`design.v`:
```
module mult32x32_fast_arith (
    input logic clk,              
    input logic reset,            
    input logic [31:0] a,         
    input logic [31:0] b,         
    input logic [1:0] a_sel,      
    input logic b_sel,            
    input logic [2:0] shift_sel,  
    input logic upd_prod,         
    input logic clr_prod,         
    output logic a_msb_is_0,      
    output logic b_msw_is_0,      
    output logic [63:0] product   
);
    logic [7:0] a_out;
    logic [15:0] b_out;
    logic [24:0] multi_out;
    logic [63:0] shift_out;
    logic [63:0] adder_out;
    logic [63:0] ff_out;
    assign a_msb_is_0 = ~|a[31:24];  
    assign b_msw_is_0 = ~|b[31:16];  
    always_comb begin
        case (a_sel)
            2'd0: a_out = a[7:0];
            2'd1: a_out = a[15:8];
            2'd2: a_out = a[23:16];
            2'd3: a_out = a[31:24];
            default: a_out = 8'd0;
        endcase
    end
    always_comb begin
        case (b_sel)
            1'b0: b_out = b[15:0];
            1'b1: b_out = b[31:16];
            default: b_out = 16'd0;
        endcase
    end
    always_comb begin
        multi_out = b_out * a_out;
    end
    always_comb begin
        case (shift_sel)
            3'd0: shift_out = multi_out << 0;
            3'd1: shift_out = multi_out << 8;
            3'd2: shift_out = multi_out << 16;
            3'd3: shift_out = multi_out << 24;
            3'd4: shift_out = multi_out << 32;
            3'd5: shift_out = multi_out << 40;
            default: shift_out = 64'd0;
        endcase
    end
    always_comb begin
        adder_out = shift_out + ff_out;
    end
    always_ff @(posedge clk or posedge reset) begin
        if (reset) begin
            ff_out <= '0;
        end else begin
            if (clr_prod) begin
                ff_out <= '0;
            end else if (upd_prod) begin
                ff_out <= adder_out;
            end 
        end 
    end
   assign product = ff_out;
endmodule
module mult32x32_fast_fsm (
    input logic clk,               
    input logic reset,             
    input logic start,             
    input logic a_msb_is_0,        
    input logic b_msw_is_0,        
    output logic busy,             
    output logic [1:0] a_sel,      
    output logic b_sel,            
    output logic [2:0] shift_sel,  
    output logic upd_prod,         
    output logic clr_prod          
);
    typedef enum {
        idle_st,
        a0_b0_st,
        a1_b0_st,
        a2_b0_st,
        a3_b0_st,
        a0_b1_st,
        a1_b1_st,
        a2_b1_st,
        a3_b1_st
      } sm_type;
    sm_type current_state;
    sm_type next_state;
    always_ff @(posedge clk, posedge reset) begin
        if (reset == 1'b1) begin
            current_state <= idle_st;
        end
        else begin
            current_state <= next_state;
        end
    end
    always_comb begin
        next_state = current_state;
        busy = 1'b1;
        a_sel = 2'b00;
        b_sel = 1'b0;
        shift_sel = 3'b000;  
        upd_prod = 1'b1;
        clr_prod = 1'b0;
        case (current_state)
            idle_st: begin
                busy = 1'b0;
                if (start == 1'b1) begin
                    next_state = a0_b0_st;
                    upd_prod = 1'b0;
                    clr_prod = 1'b1;
                end
                else begin
                    upd_prod = 1'b0;
                    clr_prod = 1'b0;
                end
            end
            a0_b0_st: begin
                next_state = a1_b0_st;
                shift_sel = 3'b000;  
            end
            a1_b0_st: begin
                next_state = a2_b0_st;
                a_sel = 2'b01;
                shift_sel = 3'b001;  
            end
            a2_b0_st: begin
                a_sel = 2'b10;
                shift_sel = 3'b010;  
                if (a_msb_is_0 == 1'b1) begin
                    if (b_msw_is_0 == 1'b1) begin
                        next_state = idle_st;
                    end
                    else begin
                        next_state = a0_b1_st;
                    end
                end
                else begin
                    next_state = a3_b0_st;
                end
            end
            a3_b0_st: begin
                a_sel = 2'b11;
                shift_sel = 3'b011;  
                if (b_msw_is_0 == 1'b1) begin
                    next_state = idle_st;
                end
                else begin
                    next_state = a0_b1_st;
                end
            end
            a0_b1_st: begin
                next_state = a1_b1_st;
                a_sel = 2'b00;
                b_sel = 1'b1;
                shift_sel = 3'b010;  
            end
            a1_b1_st: begin
                next_state = a2_b1_st;
                a_sel = 2'b01;
                b_sel = 1'b1;
                shift_sel = 3'b011;  
            end
            a2_b1_st: begin
                a_sel = 2'b10;
                b_sel = 1'b1;
                shift_sel = 3'b100;  
                if (a_msb_is_0 == 1'b1) begin
                    next_state = idle_st;
                end
                else begin
                    next_state = a3_b1_st;
                end
            end
            a3_b1_st: begin
                a_sel = 2'b11;
                b_sel = 1'b1;
                shift_sel = 3'b101;  
                busy = 1'b1;
                if (start == 0) begin
                    next_state = idle_st;
                end
                else begin
                    next_state = a0_b0_st;
                    upd_prod = 1'b0;
                    clr_prod = 1'b1;
                end
            end
        endcase
    end
endmodule
module mult32x32_fast (
    input logic clk,             
    input logic reset,           
    input logic start,           
    input logic [31:0] a,        
    input logic [31:0] b,        
    output logic busy,           
    output logic [63:0] product  
);
    logic [1:0] a_sel;
    logic b_sel;
    logic [2:0] shift_sel;
    logic upd_prod;
    logic clr_prod;
    logic a_msb_is_0;
    logic b_msw_is_0;
    mult32x32_fast_fsm f_fsm_m(
        .clk(clk),
        .reset(reset),
        .start(start),
        .busy(busy),
        .a_sel(a_sel),
        .b_sel(b_sel),
        .shift_sel(shift_sel),
        .upd_prod(upd_prod),
        .clr_prod(clr_prod),
        .a_msb_is_0(a_msb_is_0),
        .b_msw_is_0(b_msw_is_0)
    );
    mult32x32_fast_arith f_arith_m(
        .clk(clk),
        .reset(reset),
        .a(a),
        .b(b),
        .a_sel(a_sel),
        .b_sel(b_sel),
        .shift_sel(shift_sel),
        .upd_prod(upd_prod),
        .clr_prod(clr_prod),
        .a_msb_is_0(a_msb_is_0),
        .b_msw_is_0(b_msw_is_0),
        .product(product)
    );
endmodule
```
`run.sh`:
```
#!/bin/bash
# the make line also repeats each setting of config.mk as NAME=value (left out here)
make -C /OpenROAD-flow-scripts/flow DESIGN_CONFIG=/design/flow/config.mk WORK_HOME=/design/flow/orfs CLKGATE_MAP_FILE= finish
```
`config.mk`:
```
export PLATFORM = sky130hd
export DESIGN_NAME = mult32x32_fast
export DESIGN_NICKNAME = mult32x32_fast
export VERILOG_FILES = /design/flow/design.v
export SDC_FILE = /design/flow/constraint.sdc
export NUM_CORES = 4
export LEC_CHECK = 0
export CAP_MARGIN = 20
export CORE_MARGIN = 2
export CORE_UTILIZATION = 40
export CTS_CLUSTER_DIAMETER = 91
export PLACE_DENSITY = 0.92
export SETUP_SLACK_MARGIN = -0.87
export SLEW_MARGIN = 20
export TNS_END_PERCENT = 5
```
`constraint.sdc`:
```
create_clock -name core_clock -period 9.5 [get_ports {clk}]
set_input_delay 1.9000 -clock core_clock [delete_from_list [all_inputs] [get_ports {clk}]]
set_output_delay 1.9000 -clock core_clock [all_outputs]
set_load 0.01 [all_outputs]
```
==> results of run 1 <==
[final cells by class]
class,count,share of cell area
inverters,121,0.0294
flip-flops and latches,73,0.118
clock buffers,9,0.0146
clock inverters,7,0.00503
multi-input cells,1167,0.574
repair buffers,421,0.228
well taps,378,0.0306
[layer usage]
layer  up-vias  share of wire
met5         -              0
met4         0          0.039
met3       118          0.088
met2       644           0.47
met1      6046           0.40
li1       5735              -
[repair_timing]
item / CTS / global route
endpoints found under the setup margin: 0 / 14
hold buffers: 0 / 0
resized: 0 / 5
[through the flow]
step | hold WS [ps] | area (um2)
after floorplan | 331 | 11400
after global placement | 333 | 15100
after detailed placement | 354 | 15100
after CTS | 370 | 15400
after global routing | 376 | 15400
final | 375 | 15400
==> flow_summary_export.csv, run 1 <==
group,metric,value,unit
route,num_vias,12543,
die,row_count,61,
die,fp_util,0.409,
worst_hold_path,whs_path_depth,0,
outcome,violations,"negative setup slack",
route,wl_per_cell,18.1,um
worst_hold_path,hold_end,"f_fsm_m.current_state[3]",
sta,final.min_clock_period,9930,ps
grt,grtUsageMet3,0.0486,
worst_setup_path,required,9740,ps
route,dr.pass1.iters,6,
logic_synthesis,ff_type,"dfrtp_1",
clock_tree,post_cts_buffers,0,
place,finalWeightedCongestion,0.973,
worst_setup_path,cpMostUsedCell,"nand2_1",
sta,slew_viol_final,0,
sta,final.setup.worst_slack,-435,ps
final_layout,fillCellCount,2427,
grt,overflow,0,
logic_synthesis,synth.most_common_cell,"nor2_1",
die,io_pins,132,
sta,fin_tns_setup,-5880,ps
clock_tree,path_clk_slew,70,ps
sta,maxSlewHeadroom,0.400,
clock_tree,clock_latency,360,ps
worst_hold_path,worstHoldStart,"f_fsm_m.current_state[5]",
logic_synthesis,synth.cellmix.simpleShare,0.186,
worst_setup_path,r2r_slack,90,ps
grt,top_usage_layer,"met2",
logic_synthesis,synth.lib_cells_used.distinct,80,
place,hpwlAfterDp,31600,um
route,num_antenna_cells,0,
logic_synthesis,ys_cells,1421,
logic_synthesis,largest_area_cell,"dfrtp_1",
worst_setup_path,r2r-start,"f_fsm_m.current_state[4]",
logic_synthesis,synth_top_area_share,0.158,
final_layout,fin_cells,2176,
logic_synthesis,synth_seq_share,0.160,
logic_synthesis,async_reset_ff_frac,1.00,
logic_synthesis,syn_area,0.0114,mm2
clock_tree,h-tree-depth,3,
die,die_h,173,um
route,drt-initial-drc-count,1192,
sta,worst_pin_slew,894,ps
grt,grt_pass1_vias,12882,
grt,grt_pass1_wl,64700,um
route,drt.antenna.violating_nets,0,
job,log.warning_count,26,
logic_synthesis,ys_sh_xor,0.0598,
grt,grt_util_all_layers,0.263,
worst_setup_path,cp_data_arrival_time,10180,ps
route,totalWireLength,39300,um
worst_setup_path,critPathLaunchType,"primary input",
final_layout,final_util,0.552,
final_layout,area_growth,35.2,%
logic_synthesis,logic_family,"adder cells",
grt,grtUsageMet1,0.334,
route,avgViaCountPerCell,5.76,
sta,timing.final.crit_share,1.05,
place,placedCellCount,2159,
logic_synthesis,compound_area_frac,0.240,
sta,hold_viol,0,
logic_synthesis,synthAdderAreaFrac,0.266,
worst_setup_path,setup.worst_path.start,"a[30]",
worst_setup_path,worstSetupEndpointType,"flop",
logic_synthesis,synth-edff-count,0,
worst_setup_path,crit_family,"AND-OR/OR-AND gates",
worst_setup_path,ff2ff_path_depth,35,
final_layout,seq_area,0.00183,mm2
logic_synthesis,ys_top_cells_by_count,"195 x nor2_1, 143 x nand2_1, 121 x inv_1",
logic_synthesis,top_cells_by_area,"dfrtp_1 16%, fa_1 15%, ha_1 12%",
final_layout,nets,2052,
logic_synthesis,muxShareOfSynthArea,0.0185,
grt,grt_max_degree,84,
logic_synthesis,syn-num-nets,1680,
logic_synthesis,ys_area,0.0114,mm2
place,dpl_worst_slack,-916,ps
worst_setup_path,path_buffers,5,
clock_tree,cts_buffer_depth,2,
worst_hold_path,hp-class,"reg2reg",
sta,setup_viol,29,
sta,max_clock_freq,101,MHz
clock_tree,cts_sinks,73,
place,io_buffers,131,
worst_setup_path,crit_end,"f_arith_m.ff_out[60]",
outcome,status,"complete, but fails checks",
route,drc_errors,0,
die,coreArea,0.0279,mm2
logic_synthesis,syn_inst,1421,
worst_setup_path,crit_fanout,8,
logic_synthesis,ys.warnings.count,2,
final_layout,logic_area,0.00885,mm2
logic_synthesis,avgSynthCellArea,8.03,um2
clock_tree,cts-root-buf,"clkbuf_16",
grt,antenna_found_initial,1,
clock_tree,cts_tree,"built",
logic_synthesis,synth_flops,73,
worst_setup_path,worst_path_max_delay_cell,"or4_1",
sta,skew,8.01,ps
worst_setup_path,critPathKind,"in2reg",
die,die_w,173,um
grt,grt_util_met2,0.438,
die,chip_area,0.0299,mm2
worst_setup_path,crit_path_max_incr_delay,560,ps
worst_setup_path,crit_cells,34,
job,drv_cap,0,
clock_tree,cts_buffers,9,
worst_setup_path,r2r-end,"f_arith_m.ff_out[60]",
==> inputs of run 2 (changes only) <==
CAP_MARGIN = 5   (was 20)
CELL_PAD_IN_SITES_GLOBAL_PLACEMENT = 2   (was default)
CORE_ASPECT_RATIO = 0.6   (was default)
CORE_UTILIZATION = 24   (was 40)
CTS_CLUSTER_DIAMETER = 283   (was 91)
CTS_CLUSTER_SIZE = 18   (was default)
GPL_ROUTABILITY_DRIVEN = 0   (was default)
GPL_TIMING_DRIVEN = 0   (was default)
HOLD_SLACK_MARGIN = 0.03   (was default)
MAX_ROUTING_LAYER = met4   (was default)
MIN_ROUTING_LAYER = met1   (was default)
PLACE_DENSITY = default   (was 0.92)
PLACE_DENSITY_LB_ADDON = 0.13   (was default)
SETUP_SLACK_MARGIN = default   (was -0.87)
TNS_END_PERCENT = 25   (was 5)
clock period = 11.8 ns   (was 9.5 ns; I/O delays follow)
==> run 2 against run 1 <==
Effect of this change:
- critical endpoint is now f_arith_m.ff_out[61]
- routed wire length up 20%
- critical path depth down 1
- sequential share of layout area up 1.2 points
- worst hold slack worse by 25 ps
- the run now finishes clean
- register-to-register slack better by 450 ps
==> flow_summary_export.csv, run 2 <==
group,metric,value,unit
final_layout,area_growth,23.1,%
logic_synthesis,ys_area,0.0114,mm2
clock_tree,h-tree-depth,3,
worst_setup_path,r2r_slack,540,ps
outcome,status,"finished clean",
logic_synthesis,synth.cellmix.simpleShare,0.186,
job,log.warning_count,26,
place,dpl_cell_area,0.0136,mm2
worst_setup_path,worstSetupEndpointType,"flop",
clock_tree,cts-root-buf,"clkbuf_16",
die,chip_area,0.0494,mm2
route,drt.antenna.violating_nets,0,
final_layout,nets,1826,
logic_synthesis,ys.warnings.count,2,
logic_synthesis,muxShareOfSynthArea,0.0185,
die,row_count,61,
final_layout,fillCellCount,5005,
die,die_w,286,um
logic_synthesis,syn_inst,1421,
logic_synthesis,ys_top_cells_by_count,"195 x nor2_1, 143 x nand2_1, 121 x inv_1",
grt,overflow,0,
worst_setup_path,r2r-end,"f_arith_m.ff_out[61]",
worst_setup_path,cpMostUsedCell,"fa_1",
logic_synthesis,compound_area_frac,0.240,
worst_setup_path,setup.worst_path.start,"a[31]",
worst_setup_path,crit_end,"f_arith_m.ff_out[61]",
grt,grt_pass1_vias,10527,
worst_setup_path,ff2ff_path_depth,33,
route,drt-initial-drc-count,932,
logic_synthesis,syn_area,0.0114,mm2
clock_tree,clock_latency,370,ps
route,wl_per_cell,21.3,um
die,coreArea,0.0466,mm2
logic_synthesis,ff_type,"dfrtp_1",
sta,maxSlewHeadroom,0.260,
logic_synthesis,synth.lib_cells_used.distinct,80,
worst_setup_path,required,12060,ps
clock_tree,path_clk_slew,60,ps
sta,hold_viol,0,
worst_setup_path,crit_path_max_incr_delay,680,ps
clock_tree,cts_buffers,9,
die,io_pins,132,
logic_synthesis,ys_cells,1421,
worst_setup_path,critPathKind,"in2reg",
final_layout,final_area,0.0141,mm2
sta,skew,8.40,ps
logic_synthesis,largest_area_cell,"dfrtp_1",
die,die_h,173,um
worst_setup_path,crit_cells,33,
worst_setup_path,cp_data_arrival_time,11700,ps
route,dr.pass1.iters,5,
worst_hold_path,hold_end,"f_fsm_m.current_state[3]",
sta,setup_viol,0,
worst_hold_path,worstHoldStart,"f_fsm_m.current_state[5]",
logic_synthesis,synth.most_common_cell,"nor2_1",
sta,timing.final.crit_share,0.969,
sta,max_clock_freq,87.4,MHz
logic_synthesis,synth_top_area_share,0.158,
sta,worst_pin_slew,1080,ps
logic_synthesis,avgSynthCellArea,8.03,um2
logic_synthesis,synth_seq_share,0.160,
worst_setup_path,critPathLaunchType,"primary input",
grt,antenna_found_initial,1,
sta,final.min_clock_period,11440,ps
worst_hold_path,whs_path_depth,0,
job,drv_cap,0,
worst_hold_path,hp-class,"reg2reg",
logic_synthesis,top_cells_by_area,"dfrtp_1 16%, fa_1 15%, ha_1 12%",
place,hpwlAfterDp,39600,um
route,avgViaCountPerCell,5.03,
logic_synthesis,async_reset_ff_frac,1.00,
grt,grt_max_degree,40,
worst_setup_path,worst_path_max_delay_cell,"xnor2_1",
logic_synthesis,synth_flops,73,
route,drc_errors,0,
logic_synthesis,synth-edff-count,0,
worst_setup_path,crit_family,"AND-OR/OR-AND gates",
grt,grt_util_all_layers,0.196,
clock_tree,cts_buffer_depth,2,
logic_synthesis,logic_family,"adder cells",
worst_setup_path,crit_fanout,10,
logic_synthesis,ys_sh_xor,0.0598,
route,totalWireLength,47000,um
worst_setup_path,r2r-start,"f_fsm_m.current_state[1]",
clock_tree,cts_tree,"built",
logic_synthesis,synthAdderAreaFrac,0.266,
grt,grt_pass1_wl,70900,um
route,num_vias,11095,
die,fp_util,0.245,
clock_tree,cts_sinks,73,
worst_setup_path,path_buffers,5,
logic_synthesis,syn-num-nets,1680,
place,io_buffers,131,
sta,grt_setup_unrepaired,"no",
sta,slew_viol_final,0,
run 2: routing by layer:
layer | wire length, um | vias up | part of all wire | GRT usage
met4 | 313 | 0 | 0.0067 | 0.0205
met5 | 0 | - | 0 | -
met1 | 28200 | 5461 | 0.60 | 0.345
met3 | 2570 | 20 | 0.055 | 0.0317
li1 | - | 5300 | - | -
met2 | 15900 | 314 | 0.34 | 0.218
run 2: stage by stage:
step / setup slack (ps) / util / TNS, ps / std cells / hold WS, ps
after floorplan: 1950 / - / 0 / 1421 / 331
after global placement: -1410 / 0.290 / -27570 / 2182 / 334
after detailed placement: -1320 / 0.291 / -24380 / 2183 / 335
after CTS: 0.325 / 0.299 / 0 / 2199 / 348
after global routing: 15.2 / 0.301 / 0 / 2203 / 355
final: 360 / 0.301 / 0 / 2204 / 350
run 2: final cells by class:
| cell class | count | area, um2 | share of cell area |
|---|---|---|---|
| antenna | 2 | 5.00 | 0.000356 |
| buffer | 59 | 344 | 0.0245 |
| clock buffer | 15 | 258 | 0.0183 |
| clock inverter | 1 | 30.0 | 0.00214 |
| inverter | 121 | 457 | 0.0325 |
| multi-input combinational | 1167 | 8970 | 0.639 |
| sequential | 73 | 1830 | 0.130 |
| tap | 630 | 788 | 0.0561 |
| timing repair buffer | 136 | 1370 | 0.0974 |
run 2: what timing repair did:
| item | in CTS | in global routing |
|---|---|---|
| pin swaps | 0 | 4 |
| gates resized | 16 | 29 |
| setup endpoints to repair | 26 | 27 |
| setup buffers | 0 | 4 |
| hold buffers | 0 | 0 |
==> inputs of run 3 (changes only) <==
ABC_AREA = 1   (was default)
CAP_MARGIN = 20   (was 5)
CELL_PAD_IN_SITES_GLOBAL_PLACEMENT = default   (was 2)
CORE_ASPECT_RATIO = default   (was 0.6)
CORE_UTILIZATION = 63   (was 24)
CTS_CLUSTER_DIAMETER = 371   (was 283)
CTS_CLUSTER_SIZE = 98   (was 18)
GPL_ROUTABILITY_DRIVEN = default   (was 0)
GPL_TIMING_DRIVEN = default   (was 0)
HOLD_SLACK_MARGIN = default   (was 0.03)
MAX_ROUTING_LAYER = default   (was met4)
MIN_ROUTING_LAYER = default   (was met1)
PLACE_DENSITY_LB_ADDON = default   (was 0.13)
TNS_END_PERCENT = default   (was 25)
clock period = 4.74 ns   (was 11.8 ns; I/O delays follow)
==> run 3 against run 2 <==
Effect of this change:
- synthesized cell count is 46% higher
- the flow now stops in clock tree synthesis
- synthesized area up 14%
- die size fell by 56%
==> flow_summary_export.csv, run 3 <==
group,metric,value,unit
logic_synthesis,avgSynthCellArea,6.27,um2
logic_synthesis,ys_cells,2071,
logic_synthesis,syn_area,0.0130,mm2
die,die_w,148,um
outcome,status,"did not finish",
logic_synthesis,synth_top_area_share,0.168,
place,dpl_cell_area,0.0178,mm2
logic_synthesis,ys_area,0.0130,mm2
die,io_pins,132,
logic_synthesis,ys_top_cells_by_count,"580 x nand2_1, 338 x inv_1, 311 x nor2_1",
logic_synthesis,ff_type,"dfrtp_1",
place,hpwlAfterDp,43300,um
logic_synthesis,synth_seq_share,0.141,
logic_synthesis,synth-edff-count,0,
logic_synthesis,syn_inst,2071,
logic_synthesis,ys_sh_xor,0.0108,
logic_synthesis,synth_flops,73,
logic_synthesis,synth.lib_cells_used.distinct,56,
place,finalWeightedCongestion,1.15,
logic_synthesis,async_reset_ff_frac,1.00,
logic_synthesis,logic_family,"simple AND/OR/NAND/NOR gates",
outcome,stop_error,"[ERROR DPL-0038] Utilization greater than 100%, impossible to legalize",
logic_synthesis,synth.cellmix.simpleShare,0.338,
logic_synthesis,muxShareOfSynthArea,0.00463,
logic_synthesis,synthAdderAreaFrac,0.234,
logic_synthesis,synth.most_common_cell,"nand2_1",
die,die_h,148,um
die,row_count,52,
logic_synthesis,syn-num-nets,2330,
place,io_buffers,131,
logic_synthesis,compound_area_frac,0.154,
die,fp_util,0.641,
logic_synthesis,largest_area_cell,"nand2_1",
die,chip_area,0.0218,mm2
logic_synthesis,top_cells_by_area,"nand2_1 17%, dfrtp_1 14%, fa_1 13%",
outcome,failing_step,"clock tree synthesis",
die,coreArea,0.0202,mm2
place,dpl_worst_slack,-3080,ps
logic_synthesis,ys.warnings.count,2,
run 3: through the flow:
stage	TNS, ps	std cells	utilization
floorplan	-79180	2071	-
global placement	-153910	2792	0.878
detailed placement	-165570	2792	0.878
==> inputs of run 4 (changes only) <==
ABC_AREA = default   (was 1)
CORE_UTILIZATION = 72   (was 63)
CTS_CLUSTER_DIAMETER = default   (was 371)
CTS_CLUSTER_SIZE = 41   (was 98)
PLACE_DENSITY = 0.71   (was default)
SETUP_SLACK_MARGIN = -0.82   (was default)
TNS_END_PERCENT = 5   (was default)
clock period = 9.39 ns   (was 4.74 ns; I/O delays follow)
==> run 4 against run 3 <==
Effect of this change:
- the flow stops in global routing
- synthesized area fell by 12%
- die size down 22%
- synthesized cell count is 31% lower
==> flow_summary_export.csv, run 4 <==
group,metric,value,unit
die,die_h,130,um
logic_synthesis,ff_type,"dfrtp_1",
die,coreArea,0.0157,mm2
clock_tree,cts_buffers,9,
die,die_w,130,um
logic_synthesis,async_reset_ff_frac,1.00,
clock_tree,cts_sinks,73,
outcome,status,"did not finish",
die,row_count,46,
logic_synthesis,top_cells_by_area,"dfrtp_1 16%, fa_1 15%, ha_1 12%",
logic_synthesis,ys_cells,1421,
logic_synthesis,ys_area,0.0114,mm2
clock_tree,cts_buffer_depth,2,
logic_synthesis,ys_sh_xor,0.0598,
clock_tree,cts-root-buf,"clkbuf_16",
logic_synthesis,logic_family,"adder cells",
die,io_pins,132,
logic_synthesis,syn_area,0.0114,mm2
logic_synthesis,synth.cellmix.simpleShare,0.186,
logic_synthesis,synth_top_area_share,0.158,
logic_synthesis,syn-num-nets,1680,
logic_synthesis,synth_flops,73,
die,chip_area,0.0169,mm2
place,io_buffers,131,
clock_tree,cts-hold-fix-buffers,0,
clock_tree,h-tree-depth,3,
logic_synthesis,avgSynthCellArea,8.03,um2
logic_synthesis,synth.most_common_cell,"nor2_1",
place,dpl_worst_slack,-1270,ps
logic_synthesis,compound_area_frac,0.240,
place,hpwlAfterDp,38000,um
logic_synthesis,synthAdderAreaFrac,0.266,
place,dpl_cell_area,0.0148,mm2
outcome,failing_step,"global routing",
grt,grt_util_all_layers,0.953,
place,finalWeightedCongestion,1.03,
logic_synthesis,synth_seq_share,0.160,
logic_synthesis,syn_inst,1421,
die,fp_util,0.727,
logic_synthesis,synth-edff-count,0,
logic_synthesis,ys_top_cells_by_count,"195 x nor2_1, 143 x nand2_1, 121 x inv_1",
logic_synthesis,largest_area_cell,"dfrtp_1",
logic_synthesis,muxShareOfSynthArea,0.0185,
logic_synthesis,ys.warnings.count,2,
grt,overflow,991,
logic_synthesis,synth.lib_cells_used.distinct,80,
outcome,stop_error,"[ERROR GRT-0116] Global routing finished with congestion. Check the congestion regions in the DRC Viewer.",
## run 4: through the flow
stage               hold slack (ps)  setup TNS (ps)  instances
floorplan                       331               0       1421
global placement                332          -17010       1990
detailed placement              338          -38340       1990
CTS                             353          -22580       2009
## run 4: repair_timing
item	4_1_cts
setup endpoints to repair	35
pin swaps	6
buffers inserted	3
gates resized	26
## run 4: per-layer routing
metal / global-route usage / overflow
met2: 1.18 / 656
met5: 0.388 / 5
met1: 0.862 / 10
met4: 1.13 / 298
met3: 0.756 / 22
==> inputs of run 5 (changes only) <==
CORE_UTILIZATION = 68   (was 72)
CTS_CLUSTER_DIAMETER = 255   (was default)
CTS_CLUSTER_SIZE = 39   (was 41)
HOLD_SLACK_MARGIN = 0.29   (was default)
PLACE_DENSITY = default   (was 0.71)
SETUP_SLACK_MARGIN = -0.8   (was -0.82)
TNS_END_PERCENT = default   (was 5)
clock period = 9.44 ns   (was 9.39 ns; I/O delays follow)
==> run 5 against run 4 <==
Effect of this change:
- now fails the layout checks on negative setup slack
- synthesized cell count unchanged
- die size rose by 5.7%
- synthesized area did not move
==> flow_summary_export.csv, run 5 <==
group,metric,value,unit
logic_synthesis,syn_area,0.0114,mm2
route,drt.antenna.violating_nets,0,
sta,skew,13.1,ps
outcome,status,"complete, but fails checks",
route,dr.pass1.iters,6,
logic_synthesis,muxShareOfSynthArea,0.0185,
logic_synthesis,syn-num-nets,1680,
sta,maxSlewHeadroom,0.340,
sta,final.min_clock_period,9960,ps
logic_synthesis,ff_type,"dfrtp_1",
final_layout,logic_area,0.00896,mm2
clock_tree,cts_tree,"built",
worst_setup_path,crit_family,"AND-OR/OR-AND gates",
worst_hold_path,worstHoldStart,"f_fsm_m.current_state[5]",
route,wl_met3,4760,um
route,top_layer,"met4",
worst_setup_path,r2r-start,"f_fsm_m.current_state[4]",
place,hpwlAfterDp,30900,um
worst_setup_path,path_buffers,4,
worst_setup_path,crit_fanout,6,
logic_synthesis,async_reset_ff_frac,1.00,
grt,overflow,0,
worst_hold_path,hold_end,"f_fsm_m.current_state[3]",
final_layout,seq_area,0.00183,mm2
die,row_count,47,
logic_synthesis,ys_area,0.0114,mm2
worst_setup_path,r2r_slack,-120,ps
logic_synthesis,synth_top_area_share,0.158,
job,drv_cap,0,
logic_synthesis,syn_inst,1421,
route,num_antenna_cells,0,
clock_tree,cts-root-buf,"clkbuf_16",
clock_tree,clock_latency,360,ps
worst_setup_path,crit_cells,34,
final_layout,area_growth,32.9,%
clock_tree,cts_buffer_depth,2,
logic_synthesis,ys_cells,1421,
worst_setup_path,required,9690,ps
route,drt-initial-drc-count,1760,
place,finalWeightedCongestion,1.00,
sta,worst_pin_slew,990,ps
worst_setup_path,worstSetupEndpointType,"flop",
final_layout,final_util,0.918,
place,io_buffers,131,
worst_setup_path,worst_path_max_delay_cell,"fa_1",
grt,grt_max_degree,84,
route,wl_per_cell,20.6,um
logic_synthesis,synth_flops,73,
worst_setup_path,r2r-end,"f_arith_m.ff_out[50]",
clock_tree,cts_buffers,9,
place,dpl_cell_area,0.0148,mm2
worst_hold_path,hp-class,"reg2reg",
worst_setup_path,crit_end,"f_arith_m.ff_out[50]",
worst_setup_path,critPathKind,"in2reg",
sta,fin_tns_setup,-10460,ps
die,fp_util,0.691,
worst_setup_path,crit_path_max_incr_delay,550,ps
worst_hold_path,whs_path_depth,0,
sta,setup_viol,35,
route,met1_length,14500,um
final_layout,fillCellCount,707,
logic_synthesis,synth.lib_cells_used.distinct,80,
route,num_vias,13126,
clock_tree,h-tree-depth,3,
clock_tree,path_clk_slew,60,ps
final_layout,final_area,0.0152,mm2
clock_tree,cts_sinks,73,
logic_synthesis,synth-edff-count,0,
logic_synthesis,synth_seq_share,0.160,
grt,grt_pass1_vias,12989,
grt,grt_util_all_layers,0.452,
die,coreArea,0.0165,mm2
sta,timing.final.crit_share,1.06,
route,dr_wl_met2,19000,um
place,dpl_worst_slack,-808,ps
grt,antenna_found_initial,0,
worst_setup_path,setup.worst_path.start,"a[23]",
final_layout,nets,2032,
job,log.warning_count,28,
logic_synthesis,compound_area_frac,0.240,
die,io_pins,132,
logic_synthesis,logic_family,"adder cells",
grt,grt_pass1_wl,64400,um
clock_tree,cts-hold-fix-buffers,0,
worst_setup_path,cp_data_arrival_time,10210,ps
outcome,violations,"negative setup slack",
die,die_h,134,um
sta,max_clock_freq,100,MHz
die,chip_area,0.0178,mm2
worst_setup_path,ff2ff_path_depth,36,
logic_synthesis,synth.most_common_cell,"nor2_1",
logic_synthesis,ys_top_cells_by_count,"195 x nor2_1, 143 x nand2_1, 121 x inv_1",
logic_synthesis,largest_area_cell,"dfrtp_1",
die,die_w,134,um
logic_synthesis,ys.warnings.count,2,
logic_synthesis,ys_sh_xor,0.0598,
logic_synthesis,synth.cellmix.simpleShare,0.186,
route,totalWireLength,41100,um
route,avgViaCountPerCell,6.57,
sta,final.setup.worst_slack,-521,ps
sta,hold_viol,0,
logic_synthesis,synthAdderAreaFrac,0.266,
logic_synthesis,avgSynthCellArea,8.03,um2
worst_setup_path,critPathLaunchType,"primary input",
route,drc_errors,0,
sta,slew_viol_final,0,
logic_synthesis,top_cells_by_area,"dfrtp_1 16%, fa_1 15%, ha_1 12%",
-- run 5: cell type report --
type	count	area share
Sequential cell	73	0.121
Clock inverter	6	0.00280
Tap cell	220	0.0181
Multi-Input combinational cell	1167	0.590
Inverter	121	0.0299
Timing Repair Buffer	401	0.223
Clock buffer	10	0.0151
-- run 5: metal layers --
metal | up-vias | track usage
li1 | 5710 | -
met1 | 6131 | 0.543
met2 | 992 | 0.746
met3 | 293 | 0.100
met4 | 0 | 0.265
met5 | - | 0
-- run 5: what timing repair did --
action	CTS	global route
setup endpoints to repair	0	22
resized	0	23
buffers inserted	0	2
-- run 5: per-stage QoR --
step | cells | hold WS [ps]
2_1_floorplan | 1421 | 331
6_report | 1998 | 371
4_1_cts | 1996 | 351
3_3_place_gp | 1979 | 334
5_1_grt | 1998 | 360
3_5_place_dp | 1980 | 340
==> inputs of run 6 (changes only) <==
CORE_UTILIZATION = 17   (was 68)
CTS_CLUSTER_DIAMETER = 191   (was 255)
CTS_CLUSTER_SIZE = default   (was 39)
HOLD_SLACK_MARGIN = default   (was 0.29)
PLACE_DENSITY = 0.6   (was default)
SETUP_SLACK_MARGIN = default   (was -0.8)
SLEW_MARGIN = 35   (was 20)
clock period = 7.04 ns   (was 9.44 ns; I/O delays follow)
==> run 6 against run 5 <==
Effect of this change:
- the layout still fails its checks (negative setup slack)
- first-iteration DRC count is 59% lower
- clock skew is 2.1 ps lower
- clock-buffer cell count stayed put
- routed wire length is 17% higher
- critical path type unchanged
==> flow_summary_export.csv, run 6 <==
group,metric,value,unit
clock_tree,cts-hold-fix-buffers,0,
clock_tree,path_clk_slew,70,ps
logic_synthesis,synth_top_area_share,0.158,
clock_tree,cts_buffers,9,
sta,max_clock_freq,117,MHz
worst_setup_path,worstSetupEndpointType,"flop",
outcome,violations,"negative setup slack",
final_layout,final_area,0.0202,mm2
logic_synthesis,syn-num-nets,1680,
place,placedCellCount,2773,
final_layout,fillCellCount,6963,
die,io_pins,132,
worst_setup_path,crit_family,"adder cells",
worst_setup_path,crit_cells,36,
logic_synthesis,avgSynthCellArea,8.03,um2
die,die_w,263,um
place,hpwlAfterDp,36200,um
worst_setup_path,critPathLaunchType,"primary input",
logic_synthesis,compound_area_frac,0.240,
place,dpl_cell_area,0.0173,mm2
logic_synthesis,ys_cells,1421,
logic_synthesis,ys_sh_xor,0.0598,
route,drc_errors,0,
grt,grt_pass1_wl,73200,um
logic_synthesis,syn_inst,1421,
route,dr.pass1.iters,5,
route,drt.antenna.violating_nets,0,
logic_synthesis,synth_seq_share,0.160,
final_layout,nets,2262,
place,io_buffers,131,
worst_setup_path,r2r-end,"f_arith_m.ff_out[61]",
sta,fin_tns_setup,-54170,ps
logic_synthesis,logic_family,"adder cells",
outcome,status,"complete, but fails checks",
worst_hold_path,hp-class,"reg2reg",
job,drv_cap,0,
logic_synthesis,syn_area,0.0114,mm2
grt,grt_pass1_vias,12907,
worst_setup_path,ff2ff_path_depth,40,
logic_synthesis,largest_area_cell,"dfrtp_1",
worst_setup_path,cp_data_arrival_time,8830,ps
die,die_h,263,um
route,num_antenna_cells,0,
logic_synthesis,top_cells_by_area,"dfrtp_1 16%, fa_1 15%, ha_1 12%",
worst_setup_path,r2r_slack,-1530,ps
sta,setup_viol,51,
worst_setup_path,crit_path_max_incr_delay,580,ps
route,drt-initial-drc-count,729,
logic_synthesis,synth.lib_cells_used.distinct,80,
worst_hold_path,whs_path_depth,0,
route,wl_per_cell,16.6,um
clock_tree,h-tree-depth,3,
logic_synthesis,synth.most_common_cell,"nor2_1",
sta,maxSlewHeadroom,0.390,
worst_hold_path,hold_end,"f_fsm_m.current_state[3]",
place,dpl_worst_slack,-2270,ps
sta,hold_ws,361,ps
sta,final.setup.worst_slack,-1530,ps
worst_setup_path,required,7300,ps
sta,final.min_clock_period,8570,ps
die,chip_area,0.0692,mm2
job,log.warning_count,29,
grt,grt_max_degree,84,
clock_tree,cts_sinks,73,
clock_tree,cts_tree,"built",
worst_hold_path,worstHoldStart,"f_fsm_m.current_state[5]",
logic_synthesis,synth-edff-count,0,
grt,grt_util_all_layers,0.133,
final_layout,area_growth,77.0,%
logic_synthesis,ff_type,"dfrtp_1",
sta,grt_setup_unrepaired,"yes",
logic_synthesis,synth_flops,73,
sta,slew_viol_final,0,
worst_setup_path,path_buffers,6,
logic_synthesis,async_reset_ff_frac,1.00,
logic_synthesis,ys_top_cells_by_count,"195 x nor2_1, 143 x nand2_1, 121 x inv_1",
final_layout,logic_area,0.0111,mm2
worst_setup_path,crit_fanout,5,
grt,overflow,0,
worst_setup_path,crit_end,"f_arith_m.ff_out[61]",
route,avgViaCountPerCell,4.43,
die,coreArea,0.0668,mm2
sta,worst_pin_slew,913,ps
sta,skew,11.0,ps
worst_setup_path,worst_path_max_delay_cell,"fa_2",
route,totalWireLength,47900,um
sta,hold_viol,0,
clock_tree,cts-root-buf,"clkbuf_16",
logic_synthesis,ys.warnings.count,2,
logic_synthesis,ys_area,0.0114,mm2
worst_setup_path,critPathKind,"in2reg",
clock_tree,cts_buffer_depth,2,
die,row_count,95,
logic_synthesis,synth.cellmix.simpleShare,0.186,
worst_setup_path,r2r-start,"f_fsm_m.current_state[1]",
final_layout,final_util,0.302,
sta,timing.final.crit_share,1.22,
clock_tree,clock_latency,370,ps
final_layout,seq_area,0.00183,mm2
worst_setup_path,setup.worst_path.start,"a[4]",
die,fp_util,0.171,
logic_synthesis,synthAdderAreaFrac,0.266,
place,finalWeightedCongestion,0.884,
route,num_vias,12772,
final_layout,fin_cells,2881,
logic_synthesis,muxShareOfSynthArea,0.0185,
grt,antenna_found_initial,0,
## run 6: layer usage
| layer | vias up | share of wire | GRT usage |
|---|---|---|---|
| met5 | - | 0 | 0 |
| met3 | 37 | 0.058 | 0.0248 |
| met1 | 6230 | 0.44 | 0.180 |
| li1 | 6161 | - | - |
| met2 | 344 | 0.49 | 0.223 |
| met4 | 0 | 0.011 | 0.0247 |
## run 6: cell type report
cell class                 count  share of cell area
timing repair buffer         631               0.269
inverter                     121              0.0225
multi-input combinational   1167               0.548
tap                          873              0.0541
clock inverter                 6             0.00446
clock buffer                  10              0.0118
sequential                    73              0.0905
## run 6: what timing repair did
action / in CTS / in global routing
setup endpoints to repair: 53 / 53
buffers inserted: 64 / 35
gates resized: 313 / 183
pin swaps: 108 / 140
endpoints found under the hold margin: 0 / 0
cloned: 5 / 0
==> inputs of run 7 (changes only) <==
CAP_MARGIN = 0   (was 20)
CORE_UTILIZATION = 72   (was 17)
CTS_CLUSTER_DIAMETER = default   (was 191)
CTS_CLUSTER_SIZE = 96   (was default)
PLACE_DENSITY = 0.43   (was 0.6)
SLEW_MARGIN = 20   (was 35)
TNS_END_PERCENT = 5   (was default)
clock period = 9.22 ns   (was 7.04 ns; I/O delays follow)
==> run 7 against run 6 <==
Effect of this change:
- the flow now stops in clock tree synthesis
- synthesized area stayed put
- die size is 76% lower
- synthesized cell count stayed put
==> flow_summary_export.csv, run 7 <==
group,metric,value,unit
die,fp_util,0.727,
logic_synthesis,synth_top_area_share,0.158,
die,coreArea,0.0157,mm2
place,dpl_worst_slack,-1380,ps
logic_synthesis,synth_seq_share,0.160,
logic_synthesis,avgSynthCellArea,8.03,um2
logic_synthesis,ff_type,"dfrtp_1",
logic_synthesis,logic_family,"adder cells",
logic_synthesis,synth-edff-count,0,
logic_synthesis,syn_area,0.0114,mm2
place,finalWeightedCongestion,1.04,
logic_synthesis,ys_area,0.0114,mm2
die,io_pins,132,
logic_synthesis,synth.most_common_cell,"nor2_1",
logic_synthesis,compound_area_frac,0.240,
logic_synthesis,ys.warnings.count,2,
die,die_w,130,um
logic_synthesis,async_reset_ff_frac,1.00,
logic_synthesis,ys_sh_xor,0.0598,
logic_synthesis,synthAdderAreaFrac,0.266,
logic_synthesis,ys_cells,1421,
die,row_count,46,
die,chip_area,0.0169,mm2
logic_synthesis,ys_top_cells_by_count,"195 x nor2_1, 143 x nand2_1, 121 x inv_1",
logic_synthesis,synth_flops,73,
outcome,status,"did not finish",
logic_synthesis,largest_area_cell,"dfrtp_1",
logic_synthesis,synth.cellmix.simpleShare,0.186,
place,io_buffers,131,
logic_synthesis,syn_inst,1421,
outcome,failing_step,"clock tree synthesis",
place,dpl_cell_area,0.0148,mm2
logic_synthesis,syn-num-nets,1680,
die,die_h,130,um
logic_synthesis,muxShareOfSynthArea,0.0185,
place,hpwlAfterDp,37200,um
outcome,stop_error,"[ERROR DPL-0038] Utilization greater than 100%, impossible to legalize",
logic_synthesis,top_cells_by_area,"dfrtp_1 16%, fa_1 15%, ha_1 12%",
logic_synthesis,synth.lib_cells_used.distinct,80,
run 7: per-stage QoR:
step           utilization  cells
3_3_place_gp         0.942   1982
2_1_floorplan            -   1421
3_5_place_dp         0.942   1982
==> inputs of run 8 (changes only) <==
CAP_MARGIN = 20   (was 0)
CORE_UTILIZATION = 40   (was 72)
CTS_CLUSTER_SIZE = default   (was 96)
PLACE_DENSITY = default   (was 0.43)
SETUP_SLACK_MARGIN = 2.5   (was default)
TNS_END_PERCENT = default   (was 5)
clock period = 9.33 ns   (was 9.22 ns; I/O delays follow)
==> run 8 against run 7 <==
Effect of this change:
- the run now finishes clean
- synthesized cell count stayed put
- die size is 77% higher
- synthesized area stayed put
==> flow_summary_export.csv, run 8 <==
group,metric,value,unit
outcome,status,"finished clean",
sta,maxSlewHeadroom,0.339,
logic_synthesis,synth_seq_share,0.160,
clock_tree,cts-root-buf,"clkbuf_16",
logic_synthesis,synth_top_area_share,0.158,
grt,grt_util_met2,0.478,
die,io_pins,132,
sta,setup_viol,0,
clock_tree,cts_sinks,73,
worst_hold_path,whs_path_depth,0,
route,totalWireLength,43100,um
die,die_h,173,um
sta,timing.final.crit_share,0.950,
sta,max_clock_freq,113,MHz
logic_synthesis,ys_top_cells_by_count,"195 x nor2_1, 143 x nand2_1, 121 x inv_1",
die,fp_util,0.409,
worst_setup_path,crit_fanout,5,
grt,grt_util_all_layers,0.283,
clock_tree,h-tree-depth,3,
worst_setup_path,r2r_slack,630,ps
clock_tree,cts_tree,"built",
grt,grt_pass1_vias,12911,
worst_setup_path,ff2ff_path_depth,37,
grt,antenna_found_initial,0,
clock_tree,clock_latency,360,ps
final_layout,fillCellCount,2266,
sta,hold_ws,351,ps
grt,grt_pass1_wl,68900,um
die,die_w,173,um
worst_setup_path,crit_end,"f_arith_m.ff_out[61]",
final_layout,nets,2158,
clock_tree,cts_buffers,9,
grt,grtUsageMet1,0.375,
route,num_vias,12661,
worst_setup_path,setup.worst_path.start,"a[21]",
worst_setup_path,critPathKind,"in2reg",
grt,grt_max_degree,74,
logic_synthesis,syn_inst,1421,
route,avgViaCountPerCell,5.55,
final_layout,area_growth,60.8,%
logic_synthesis,synth-edff-count,0,
worst_setup_path,worstSetupEndpointType,"flop",
clock_tree,cts_buffer_depth,2,
worst_setup_path,cpMostUsedCell,"fa_1",
route,num_antenna_cells,0,
grt,grtUsageMet3,0.0462,
worst_hold_path,worstHoldStart,"f_fsm_m.current_state[5]",
grt,overflow,0,
sta,final.min_clock_period,8870,ps
logic_synthesis,logic_family,"adder cells",
route,drc_errors,0,
logic_synthesis,muxShareOfSynthArea,0.0185,
place,io_buffers,131,
die,chip_area,0.0299,mm2
route,drt.antenna.violating_nets,0,
logic_synthesis,ys.warnings.count,2,
place,hpwlAfterDp,31500,um
logic_synthesis,synthAdderAreaFrac,0.266,
worst_setup_path,path_buffers,6,
logic_synthesis,ys_sh_xor,0.0598,
final_layout,final_area,0.0184,mm2
grt,top_usage_layer,"met2",
place,finalWeightedCongestion,0.931,
route,drt-initial-drc-count,873,
logic_synthesis,synth_flops,73,
sta,grt_setup_unrepaired,"yes",
logic_synthesis,async_reset_ff_frac,1.00,
worst_setup_path,r2r-end,"f_arith_m.ff_out[61]",
worst_setup_path,crit_path_max_incr_delay,520,ps
place,dpl_cell_area,0.0157,mm2
sta,worst_pin_slew,990,ps
worst_setup_path,crit_family,"adder cells",
logic_synthesis,ff_type,"dfrtp_1",
job,log.warning_count,29,
worst_setup_path,cp_data_arrival_time,9110,ps
logic_synthesis,largest_area_cell,"dfrtp_1",
logic_synthesis,avgSynthCellArea,8.03,um2
logic_synthesis,ys_cells,1421,
logic_synthesis,ys_area,0.0114,mm2
sta,slew_viol_final,0,
route,dr.pass1.iters,6,
worst_hold_path,hold_end,"f_fsm_m.current_state[3]",
logic_synthesis,compound_area_frac,0.240,
job,drv_cap,0,
logic_synthesis,syn-num-nets,1680,
logic_synthesis,top_cells_by_area,"dfrtp_1 16%, fa_1 15%, ha_1 12%",
logic_synthesis,syn_area,0.0114,mm2
logic_synthesis,synth.cellmix.simpleShare,0.186,
sta,skew,11.6,ps
route,wl_per_cell,18.9,um
die,row_count,61,
sta,hold_viol,0,
logic_synthesis,synth.most_common_cell,"nor2_1",
logic_synthesis,synth.lib_cells_used.distinct,80,
final_layout,final_util,0.657,
worst_hold_path,hp-class,"reg2reg",
worst_setup_path,r2r-start,"f_fsm_m.current_state[4]",
worst_setup_path,required,9570,ps
worst_setup_path,critPathLaunchType,"primary input",
die,coreArea,0.0279,mm2
worst_setup_path,crit_cells,36,
worst_setup_path,worst_path_max_delay_cell,"fa_1",
clock_tree,path_clk_slew,70,ps
## run 8: final cells by class
type	count	area, um2	area share
Timing Repair Buffer	527	4560	0.248
Clock buffer	9	225	0.0123
Tap cell	378	473	0.0258
Sequential cell	73	1830	0.0996
Multi-Input combinational cell	1167	10700	0.585
Inverter	121	454	0.0247
Clock inverter	7	86.3	0.00470
## run 8: what timing repair did
item	4_1_cts	5_1_grt
hold buffers	0	0
endpoints found under the setup margin	56	56
pin swaps	137	59
resized	376	86
setup buffers	86	24
endpoints found under the hold margin	0	0
## run 8: routing by layer
layer	wire length, um	vias to the layer above
li1	-	5957
met1	18800	6170
met2	20600	452
met3	2490	82
met4	1180	0
met5	0	-
## run 8: per-stage QoR
stage	instances	setup WS, ps	TNS, ps
finish	2282	465	0
global route	2282	163	0
CTS	2258	498	0
detailed placement	2156	-746	-7200
global placement	2156	-747	-6760
floorplan	1421	736	0
==> inputs of run 9 (changes only) <==
CELL_PAD_IN_SITES_GLOBAL_PLACEMENT = 3   (was default)
CORE_UTILIZATION = 61   (was 40)
CTS_CLUSTER_DIAMETER = 341   (was default)
GPL_ROUTABILITY_DRIVEN = 1   (was default)
PLACE_DENSITY_LB_ADDON = 0.07   (was default)
SETUP_SLACK_MARGIN = 2.19   (was 2.5)
SLEW_MARGIN = 15   (was 20)
TNS_END_PERCENT = 85   (was default)
clock period = 14.5 ns   (was 9.33 ns; I/O delays follow)
==> run 9 against run 8 <==
Effect of this change:
- the run now fails in global placement without I/O
- die size shrank 34%
- synthesized area did not move
- synthesized cell count stayed put
==> flow_summary_export.csv, run 9 <==
group,metric,value,unit
logic_synthesis,ys_top_cells_by_count,"195 x nor2_1, 143 x nand2_1, 121 x inv_1",
die,coreArea,0.0185,mm2
logic_synthesis,syn_area,0.0114,mm2
logic_synthesis,synth_flops,73,
logic_synthesis,logic_family,"adder cells",
outcome,stop_error,"[ERROR FLW-0024] Place density exceeds 1.0 (current PLACE_DENSITY_LB_ADDON =  0.07). Please check if the value of  PLACE_DENSITY_LB_ADDON is between 0 and 0.99.",
die,chip_area,0.0198,mm2
logic_synthesis,synth.lib_cells_used.distinct,80,
logic_synthesis,ys_area,0.0114,mm2
logic_synthesis,syn_inst,1421,
logic_synthesis,ys_cells,1421,
logic_synthesis,async_reset_ff_frac,1.00,
logic_synthesis,largest_area_cell,"dfrtp_1",
logic_synthesis,synth_seq_share,0.160,
logic_synthesis,avgSynthCellArea,8.03,um2
logic_synthesis,ff_type,"dfrtp_1",
logic_synthesis,synth-edff-count,0,
logic_synthesis,synth.most_common_cell,"nor2_1",
logic_synthesis,ys.warnings.count,2,
logic_synthesis,synth.cellmix.simpleShare,0.186,
logic_synthesis,ys_sh_xor,0.0598,
logic_synthesis,syn-num-nets,1680,
die,die_h,141,um
logic_synthesis,compound_area_frac,0.240,
outcome,failing_step,"global placement without I/O",
logic_synthesis,muxShareOfSynthArea,0.0185,
die,fp_util,0.616,
logic_synthesis,synthAdderAreaFrac,0.266,
outcome,status,"did not finish",
die,row_count,50,
die,die_w,141,um
logic_synthesis,synth_top_area_share,0.158,
logic_synthesis,top_cells_by_area,"dfrtp_1 16%, fa_1 15%, ha_1 12%",
==> inputs of run 10 (changes only) <==
CAP_MARGIN = 5   (was 20)
CELL_PAD_IN_SITES_GLOBAL_PLACEMENT = 2   (was 3)
CORE_ASPECT_RATIO = 0.7   (was default)
CORE_MARGIN = 10   (was 2)
CORE_UTILIZATION = 24   (was 61)
CTS_CLUSTER_DIAMETER = 283   (was 341)
CTS_CLUSTER_SIZE = 16   (was default)
GPL_TIMING_DRIVEN = 1   (was default)
HOLD_SLACK_MARGIN = 0.03   (was default)
MAX_ROUTING_LAYER = met4   (was default)
MIN_ROUTING_LAYER = met1   (was default)
PLACE_DENSITY_LB_ADDON = 0.13   (was 0.07)
SETUP_SLACK_MARGIN = default   (was 2.19)
SLEW_MARGIN = 20   (was 15)
TNS_END_PERCENT = 25   (was 85)
clock period = 11.8 ns   (was 14.5 ns; I/O delays follow)
==> run 10 against run 9 <==
Effect of this change:
- the run now finishes clean
- synthesized cell count stayed put
- synthesized area is the same
- die size went up to 2.9 times the previous value
==> flow_summary_export.csv, run 10 <==
group,metric,value,unit
outcome,status,"finished clean",
place,dpl_cell_area,0.0136,mm2
clock_tree,cts-root-buf,"clkbuf_16",
worst_hold_path,hp-class,"reg2reg",
final_layout,nets,1821,
sta,setup_viol,0,
clock_tree,post_cts_buffers,0,
sta,slew_viol_final,0,
clock_tree,cts_tree,"built",
worst_setup_path,crit_cells,35,
clock_tree,cts_resized,0,
die,chip_area,0.0568,mm2
worst_setup_path,worstSetupEndpointType,"flop",
die,fp_util,0.244,
clock_tree,clock_latency,380,ps
sta,maxSlewHeadroom,0.305,
logic_synthesis,synth.most_common_cell,"nor2_1",
job,log.warning_count,26,
final_layout,fin_cells,2179,
worst_setup_path,cp_data_arrival_time,11450,ps
worst_setup_path,crit_family,"AND-OR/OR-AND gates",
logic_synthesis,ys_top_cells_by_count,"195 x nor2_1, 143 x nand2_1, 121 x inv_1",
logic_synthesis,synth.lib_cells_used.distinct,80,
logic_synthesis,async_reset_ff_frac,1.00,
die,row_count,66,
sta,max_clock_freq,89.4,MHz
route,avgViaCountPerCell,5.00,
die,die_w,281,um
logic_synthesis,synth-edff-count,0,
route,num_vias,10895,
worst_hold_path,worstHoldStart,"f_fsm_m.current_state[5]",
worst_setup_path,r2r-start,"f_fsm_m.current_state[1]",
worst_setup_path,crit_path_max_incr_delay,560,ps
worst_setup_path,r2r-end,"f_arith_m.ff_out[61]",
logic_synthesis,ys_cells,1421,
grt,grt_pass1_vias,10448,
die,coreArea,0.0467,mm2
logic_synthesis,logic_family,"adder cells",
route,totalWireLength,44100,um
logic_synthesis,syn_area,0.0114,mm2
sta,worst_pin_slew,1040,ps
die,io_pins,132,
sta,final.min_clock_period,11190,ps
place,io_buffers,131,
grt,grt_max_degree,63,
clock_tree,h-tree-depth,3,
worst_setup_path,critPathLaunchType,"primary input",
worst_setup_path,crit_end,"f_arith_m.ff_out[61]",
logic_synthesis,syn-num-nets,1680,
logic_synthesis,ys_sh_xor,0.0598,
worst_setup_path,path_buffers,6,
route,wl_per_cell,20.2,um
logic_synthesis,synth_top_area_share,0.158,
logic_synthesis,avgSynthCellArea,8.03,um2
route,drt.antenna.violating_nets,0,
sta,grt_setup_unrepaired,"no",
logic_synthesis,ff_type,"dfrtp_1",
worst_setup_path,ff2ff_path_depth,34,
logic_synthesis,muxShareOfSynthArea,0.0185,
clock_tree,cts-hold-fix-buffers,0,
place,hpwlAfterDp,36500,um
place,finalWeightedCongestion,0.820,
sta,hold_ws,352,ps
logic_synthesis,largest_area_cell,"dfrtp_1",
logic_synthesis,synth_seq_share,0.160,
logic_synthesis,top_cells_by_area,"dfrtp_1 16%, fa_1 15%, ha_1 12%",
clock_tree,path_clk_slew,60,ps
route,drt-initial-drc-count,786,
worst_setup_path,critPathKind,"in2reg",
worst_hold_path,hold_end,"f_fsm_m.current_state[3]",
logic_synthesis,synthAdderAreaFrac,0.266,
worst_setup_path,setup.worst_path.start,"a[15]",
worst_setup_path,r2r_slack,1290,ps
logic_synthesis,synth_flops,73,
place,placedCellCount,2163,
final_layout,area_growth,22.2,%
worst_hold_path,whs_path_depth,0,
logic_synthesis,syn_inst,1421,
worst_setup_path,required,12060,ps
worst_setup_path,worst_path_max_delay_cell,"or4_4",
job,drv_cap,0,
die,die_h,202,um
sta,hold_viol,0,
route,drc_errors,0,
clock_tree,cts_sinks,73,
logic_synthesis,ys_area,0.0114,mm2
clock_tree,cts_buffers,9,
logic_synthesis,compound_area_frac,0.240,
clock_tree,cts_buffer_depth,2,
final_layout,fillCellCount,5112,
grt,overflow,0,
logic_synthesis,synth.cellmix.simpleShare,0.186,
worst_setup_path,crit_fanout,16,
grt,grt_pass1_wl,68400,um
sta,skew,15.5,ps
route,dr.pass1.iters,5,
sta,timing.final.crit_share,0.948,
route,num_antenna_cells,0,
grt,antenna_found_initial,0,
final_layout,final_area,0.0139,mm2
grt,grt_util_all_layers,0.159,
worst_setup_path,cpMostUsedCell,"fa_1",
logic_synthesis,ys.warnings.count,2,
[run 10: layout make-up]
type / count / area, um2 / share of cell area
Multi-Input combinational cell: 1167 / 8860 / 0.636
Clock inverter: 3 / 17.5 / 0.00126
Clock buffer: 13 / 250 / 0.0179
Timing Repair Buffer: 190 / 1770 / 0.127
Inverter: 121 / 455 / 0.0327
Tap cell: 612 / 766 / 0.0549
Sequential cell: 73 / 1830 / 0.131
[run 10: metal layers]
layer  routed length (um)  global-route usage
met4                  251              0.0192
met5                    0                   -
met1                24900               0.257
met3                 1850              0.0221
met2                17100               0.205
[run 10: metrics by stage]
step                       util  setup WS [ps]  setup TNS (ps)
after floorplan               -           1950               0
after global placement    0.292           -314           -1100
after detailed placement  0.292           -350           -1270
after CTS                 0.298           3.23               0
after global routing      0.298           16.8               0
final                     0.298            611               0
==> inputs of run 11 (changes only) <==
CAP_MARGIN = 20   (was 5)
CELL_PAD_IN_SITES_GLOBAL_PLACEMENT = 0   (was 2)
CORE_ASPECT_RATIO = 1.0   (was 0.7)
CORE_MARGIN = 2   (was 10)
CORE_UTILIZATION = 65   (was 24)
CTS_CLUSTER_DIAMETER = 41   (was 283)
CTS_CLUSTER_SIZE = 78   (was 16)
GPL_TIMING_DRIVEN = default   (was 1)
HOLD_SLACK_MARGIN = -0.09   (was 0.03)
MAX_ROUTING_LAYER = default   (was met4)
MIN_ROUTING_LAYER = default   (was met1)
PLACE_DENSITY_LB_ADDON = default   (was 0.13)
SETUP_SLACK_MARGIN = 1.52   (was default)
TNS_END_PERCENT = 85   (was 25)
clock period = 9.96 ns   (was 11.8 ns; I/O delays follow)
==> run 11 against run 10 <==
Effect of this change:
- the run now fails in global routing
- die size down 67%
- synthesized area is the same
- synthesized cell count unchanged
==> flow_summary_export.csv, run 11 <==
group,metric,value,unit
logic_synthesis,synth_seq_share,0.160,
logic_synthesis,ys.warnings.count,2,
die,coreArea,0.0172,mm2
logic_synthesis,ys_area,0.0114,mm2
clock_tree,cts_buffer_depth,2,
logic_synthesis,ys_cells,1421,
logic_synthesis,muxShareOfSynthArea,0.0185,
grt,overflow,23,
die,io_pins,132,
outcome,status,"did not finish",
place,io_buffers,131,
clock_tree,h-tree-depth,3,
logic_synthesis,syn-num-nets,1680,
die,die_h,137,um
logic_synthesis,synth.most_common_cell,"nor2_1",
logic_synthesis,synth.lib_cells_used.distinct,80,
die,die_w,137,um
logic_synthesis,top_cells_by_area,"dfrtp_1 16%, fa_1 15%, ha_1 12%",
logic_synthesis,ff_type,"dfrtp_1",
logic_synthesis,syn_inst,1421,
logic_synthesis,async_reset_ff_frac,1.00,
logic_synthesis,synthAdderAreaFrac,0.266,
logic_synthesis,synth_flops,73,
logic_synthesis,synth.cellmix.simpleShare,0.186,
logic_synthesis,avgSynthCellArea,8.03,um2
logic_synthesis,synth_top_area_share,0.158,
place,hpwlAfterDp,30200,um
place,finalWeightedCongestion,1.00,
logic_synthesis,logic_family,"adder cells",
outcome,failing_step,"global routing",
clock_tree,cts_buffers,9,
logic_synthesis,ys_sh_xor,0.0598,
logic_synthesis,largest_area_cell,"dfrtp_1",
clock_tree,cts_sinks,73,
logic_synthesis,syn_area,0.0114,mm2
logic_synthesis,ys_top_cells_by_count,"195 x nor2_1, 143 x nand2_1, 121 x inv_1",
clock_tree,cts-root-buf,"clkbuf_16",
grt,grt_util_all_layers,0.790,
logic_synthesis,compound_area_frac,0.240,
die,chip_area,0.0186,mm2
die,fp_util,0.662,
logic_synthesis,synth-edff-count,0,
die,row_count,48,
outcome,stop_error,"[ERROR GRT-0116] Global routing finished with congestion. Check the congestion regions in the DRC Viewer.",
run 11: routing by layer:
metal / overflow / GRT usage
met2: 7 / 0.923
met3: 0 / 0.696
met5: 0 / 0.383
met4: 16 / 0.790
met1: 0 / 0.773
run 11: per-stage QoR:
stage	std cells	setup WS (ps)	utilization	area, um2
CTS	1980	899	0.955	16500
detailed placement	1856	10.5	0.826	14200
global placement	1855	206	0.825	14200
floorplan	1421	1240	-	11900
run 11: timing repair:
action,CTS
buffers inserted,103
gates resized,342
cloned,5
pin swaps,169
endpoints found under the setup margin,48
hold buffers,0
==> inputs of run 12 (changes only) <==
CELL_PAD_IN_SITES_GLOBAL_PLACEMENT = default   (was 0)
CORE_ASPECT_RATIO = default   (was 1.0)
CORE_UTILIZATION = 70   (was 65)
CTS_CLUSTER_DIAMETER = default   (was 41)
CTS_CLUSTER_SIZE = 39   (was 78)
GPL_ROUTABILITY_DRIVEN = default   (was 1)
HOLD_SLACK_MARGIN = default   (was -0.09)
SETUP_SLACK_MARGIN = -0.49   (was 1.52)
TNS_END_PERCENT = default   (was 85)
clock period = 9.27 ns   (was 9.96 ns; I/O delays follow)
==> run 12 against run 11 <==
Effect of this change:
- the run fails in clock tree synthesis
- die size shrank 6.9%
- synthesized cell count is the same
- synthesized area is the same
==> flow_summary_export.csv, run 12 <==
group,metric,value,unit
outcome,failing_step,"clock tree synthesis",
logic_synthesis,largest_area_cell,"dfrtp_1",
die,io_pins,132,
logic_synthesis,async_reset_ff_frac,1.00,
logic_synthesis,synthAdderAreaFrac,0.266,
die,fp_util,0.719,
die,die_h,132,um
place,io_buffers,131,
logic_synthesis,synth.most_common_cell,"nor2_1",
logic_synthesis,synth_top_area_share,0.158,
logic_synthesis,logic_family,"adder cells",
logic_synthesis,synth-edff-count,0,
logic_synthesis,ys.warnings.count,2,
outcome,status,"did not finish",
outcome,stop_error,"[ERROR DPL-0033] detailed placement checks failed during check placement.",
logic_synthesis,synth.cellmix.simpleShare,0.186,
logic_synthesis,ys_top_cells_by_count,"195 x nor2_1, 143 x nand2_1, 121 x inv_1",
logic_synthesis,avgSynthCellArea,8.03,um2
logic_synthesis,syn_area,0.0114,mm2
place,finalWeightedCongestion,1.02,
logic_synthesis,muxShareOfSynthArea,0.0185,
place,dpl_worst_slack,-1390,ps
die,coreArea,0.0159,mm2
logic_synthesis,syn-num-nets,1680,
logic_synthesis,ys_sh_xor,0.0598,
logic_synthesis,synth.lib_cells_used.distinct,80,
place,hpwlAfterDp,38300,um
logic_synthesis,ys_area,0.0114,mm2
place,placedCellCount,2003,
logic_synthesis,ys_cells,1421,
die,die_w,132,um
logic_synthesis,top_cells_by_area,"dfrtp_1 16%, fa_1 15%, ha_1 12%",
logic_synthesis,compound_area_frac,0.240,
logic_synthesis,syn_inst,1421,
logic_synthesis,synth_flops,73,
logic_synthesis,synth_seq_share,0.160,
logic_synthesis,ff_type,"dfrtp_1",
die,row_count,46,
die,chip_area,0.0173,mm2
run 12: stage by stage:
step / setup TNS (ps) / cell area (um2) / util
floorplan: -82.2 / 11400 / -
global placement: -19760 / 15000 / 0.943
detailed placement: -43290 / 15000 / 0.943
